==> pepper <==
Design chip_top, start of the top module:
module chip_top
  ( input          clk_i
  , input          reset_i
  , input          v_i
  , input  [31:0]  a_i
  , input  [31:0]  b_i
  , output         v_o
  , output [63:0]  c_o
  );
  reg        v_r, v_o_r;
  reg [31:0] a_r, b_r;
  reg [63:0] c_r;
  wire [63:0] c_n;
  multiplier #(.width_p(32)) MULT
    (.a_i(a_r)
    ,.b_i(b_r)
    ,.c_o(c_n)
    );
  always @(posedge clk_i) begin
    if (reset_i) begin
      v_r   <= 1'b0;
      v_o_r <= 1'b0;
    end else begin
      v_r   <= v_i;
      v_o_r <= v_r;
    end
    a_r <= a_i;
    b_r <= b_i;
    c_r <= c_n;
  end
  assign v_o = v_o_r;
  assign c_o = c_r;
endmodule
==> flow/config.mk <==
export PLATFORM = sky130hd
export DESIGN_NAME = chip_top
export DESIGN_NICKNAME = chip_top
export VERILOG_FILES = /design/flow/design.v
export SDC_FILE = /design/flow/constraint.sdc
export NUM_CORES = 4
export LEC_CHECK = 0
export ABC_AREA = 1
export CAP_MARGIN = 20
export CORE_MARGIN = 2
export CORE_UTILIZATION = 47
export CTS_CLUSTER_DIAMETER = 235
export CTS_CLUSTER_SIZE = 96
export SLEW_MARGIN = 0
export TNS_END_PERCENT = 25
==> flow/constraint.sdc <==
create_clock -name core_clock -period 7.5 [get_ports {clk_i}]
set_input_delay 1.5000 -clock core_clock [delete_from_list [all_inputs] [get_ports {clk_i}]]
set_output_delay 1.5000 -clock core_clock [all_outputs]
set_load 0.01 [all_outputs]
run.sh (not shown) runs the stock make flow with config.mk's settings and CLKGATE_MAP_FILE=.
==> violet (differences from pepper) <==
- ABC_AREA: 1 -> default
- CELL_PAD_IN_SITES_GLOBAL_PLACEMENT: default -> 3
- CORE_UTILIZATION: 47 -> 40
- CTS_CLUSTER_DIAMETER: 235 -> default
- CTS_CLUSTER_SIZE: 96 -> 57
- HOLD_SLACK_MARGIN: default -> 0.14
- MIN_ROUTING_LAYER: default -> met2
- SLEW_MARGIN: 0 -> 20
- TNS_END_PERCENT: 25 -> default
==> sierra (differences from pepper) <==
- ABC_AREA: 1 -> default
- CORE_UTILIZATION: 47 -> 72
- CTS_CLUSTER_DIAMETER: 235 -> default
- CTS_CLUSTER_SIZE: 96 -> default
- PLACE_DENSITY: default -> 0.67
- SLEW_MARGIN: 0 -> 20
- TNS_END_PERCENT: 25 -> default
==> flow/constraint.sdc (replaced) <==
create_clock -name core_clock -period 4.08 [get_ports {clk_i}]
set_input_delay 0.8160 -clock core_clock [delete_from_list [all_inputs] [get_ports {clk_i}]]
set_output_delay 0.8160 -clock core_clock [all_outputs]
set_load 0.01 [all_outputs]
==> results.sh <==
# source this file to load flow results
export IMPL_reg2regPathDepth=24
export IMPL_r2r_start="a_r[5]"
export IMPL_area_leaders="fa_1 (46%), inv_1 (17%), nand2_1 (15%)"
export IMPL_start_kind="register"
export IMPL_seq_area_mm2=0.002605
export IMPL_drt_wl_total_um=107900
export IMPL_cts_tree="yes"
export IMPL_ys_chip_area_mm2=0.03868
export IMPL_min_path_type="register to register"
export IMPL_cts_resized=0
export IMPL_arrival_ps=7580
export IMPL_skew_ps=29.69
export IMPL_status="no timing/DRC/antenna violations"
export IMPL_antenna_found_initial=0
the above is filed under pepper

==> results.sh <==
# source this file to load flow results
export IMPL_reg2regPathDepth=25
export IMPL_drt_wl_total_um=127500
export IMPL_setup_violations=1
export IMPL_setup_ws_ps=-43.99
export IMPL_cts_resized=113
export IMPL_seq_area_mm2=0.002704
export IMPL_violatedChecks="setup timing"
export IMPL_status="finished with violations"
export IMPL_skew_ps=35.45
the above is filed under violet

==> results.sh <==
# physical design summary
export IMPL_cts_resized=273
export IMPL_ys_chip_area_mm2=0.03587
export IMPL_area_leaders="fa_1 (50%), and2_1 (10%), ha_1 (9.2%)"
export IMPL_status="aborted with a tool error"
export IMPL_cts_sinks=130
export IMPL_stop_stage="global routing (5_1_grt)"
export IMPL_error="[ERROR GRT-0232] Routing congestion too high. Check the congestion heatmap in the GUI."
the above is filed under sierra


==> trial 49 <==
==> flow/design.v <==
module multiplier #(parameter width_p="inv")
  ( input      [width_p-1:0] a_i
  , input      [width_p-1:0] b_i
  , output [(2*width_p)-1:0] c_o
  );
  assign c_o = a_i * b_i;
endmodule
module chip_top
  ( input          clk_i
  , input          reset_i
  , input          v_i
  , input  [31:0]  a_i
  , input  [31:0]  b_i
  , output         v_o
  , output [63:0]  c_o
  );
  reg        v_r, v_o_r;
  reg [31:0] a_r, b_r;
  reg [63:0] c_r;
  wire [63:0] c_n;
  multiplier #(.width_p(32)) MULT
    (.a_i(a_r)
    ,.b_i(b_r)
    ,.c_o(c_n)
    );
  always @(posedge clk_i) begin
    if (reset_i) begin
      v_r   <= 1'b0;
      v_o_r <= 1'b0;
    end else begin
      v_r   <= v_i;
      v_o_r <= v_r;
    end
    a_r <= a_i;
    b_r <= b_i;
    c_r <= c_n;
  end
  assign v_o = v_o_r;
  assign c_o = c_r;
endmodule
==> flow/run.sh <==
#!/bin/bash
# the make line also repeats each setting of config.mk as NAME=value (left out here)
make -C /OpenROAD-flow-scripts/flow DESIGN_CONFIG=/design/flow/config.mk WORK_HOME=/design/flow/orfs CLKGATE_MAP_FILE= finish
==> flow/config.mk <==
export PLATFORM = sky130hd
export DESIGN_NAME = chip_top
export DESIGN_NICKNAME = chip_top
export VERILOG_FILES = /design/flow/design.v
export SDC_FILE = /design/flow/constraint.sdc
export NUM_CORES = 4
export LEC_CHECK = 0
export CAP_MARGIN = 5
export CORE_MARGIN = 2
export CORE_UTILIZATION = 72
export CTS_CLUSTER_DIAMETER = 362
export CTS_CLUSTER_SIZE = 45
export HOLD_SLACK_MARGIN = -0.09
export MAX_ROUTING_LAYER = met4
export PLACE_DENSITY_LB_ADDON = 0.0
export SETUP_SLACK_MARGIN = 1.15
export SLEW_MARGIN = 40
export TNS_END_PERCENT = 40
==> flow/constraint.sdc <==
create_clock -name core_clock -period 4.04 [get_ports {clk_i}]
set_input_delay 0.8080 -clock core_clock [delete_from_list [all_inputs] [get_ports {clk_i}]]
set_output_delay 0.8080 -clock core_clock [all_outputs]
set_load 0.01 [all_outputs]
==> build 6 (differences from trial 49) <==
Settings changed: CAP_MARGIN 5 to 40, CTS_CLUSTER_DIAMETER 362 to default, CTS_CLUSTER_SIZE 45 to default, HOLD_SLACK_MARGIN -0.09 to default, MAX_ROUTING_LAYER met4 to default, PLACE_DENSITY_LB_ADDON 0.0 to default, SETUP_SLACK_MARGIN 1.15 to -0.28, SLEW_MARGIN 40 to 20, TNS_END_PERCENT 40 to default.
==> flow/constraint.sdc (replaced) <==
create_clock -name core_clock -period 6.86 [get_ports {clk_i}]
set_input_delay 1.3720 -clock core_clock [delete_from_list [all_inputs] [get_ports {clk_i}]]
set_output_delay 1.3720 -clock core_clock [all_outputs]
set_load 0.01 [all_outputs]
==> ci_impl_report.md <==
### Yosys + OpenROAD results

| Metric | Value |
|---|---|
| Outcome | `finished with violations` |
| Violated checks | `negative setup slack` |
| Finish-stage setup viols | `between 50 and 60` |
| Final WS setup | `-3.76 ns` |
| Reg2reg start | `b_r[11]` |
That was trial 49.
==> ci_impl_report.md <==
### Yosys + OpenROAD results

| Metric | Value |
|---|---|
| Outcome | `finished with violations` |
| Violated checks | `negative setup slack` |
| Final WS setup | `-0.518 ns` |
| Finish-stage setup viols | `36` |
That was build 6.
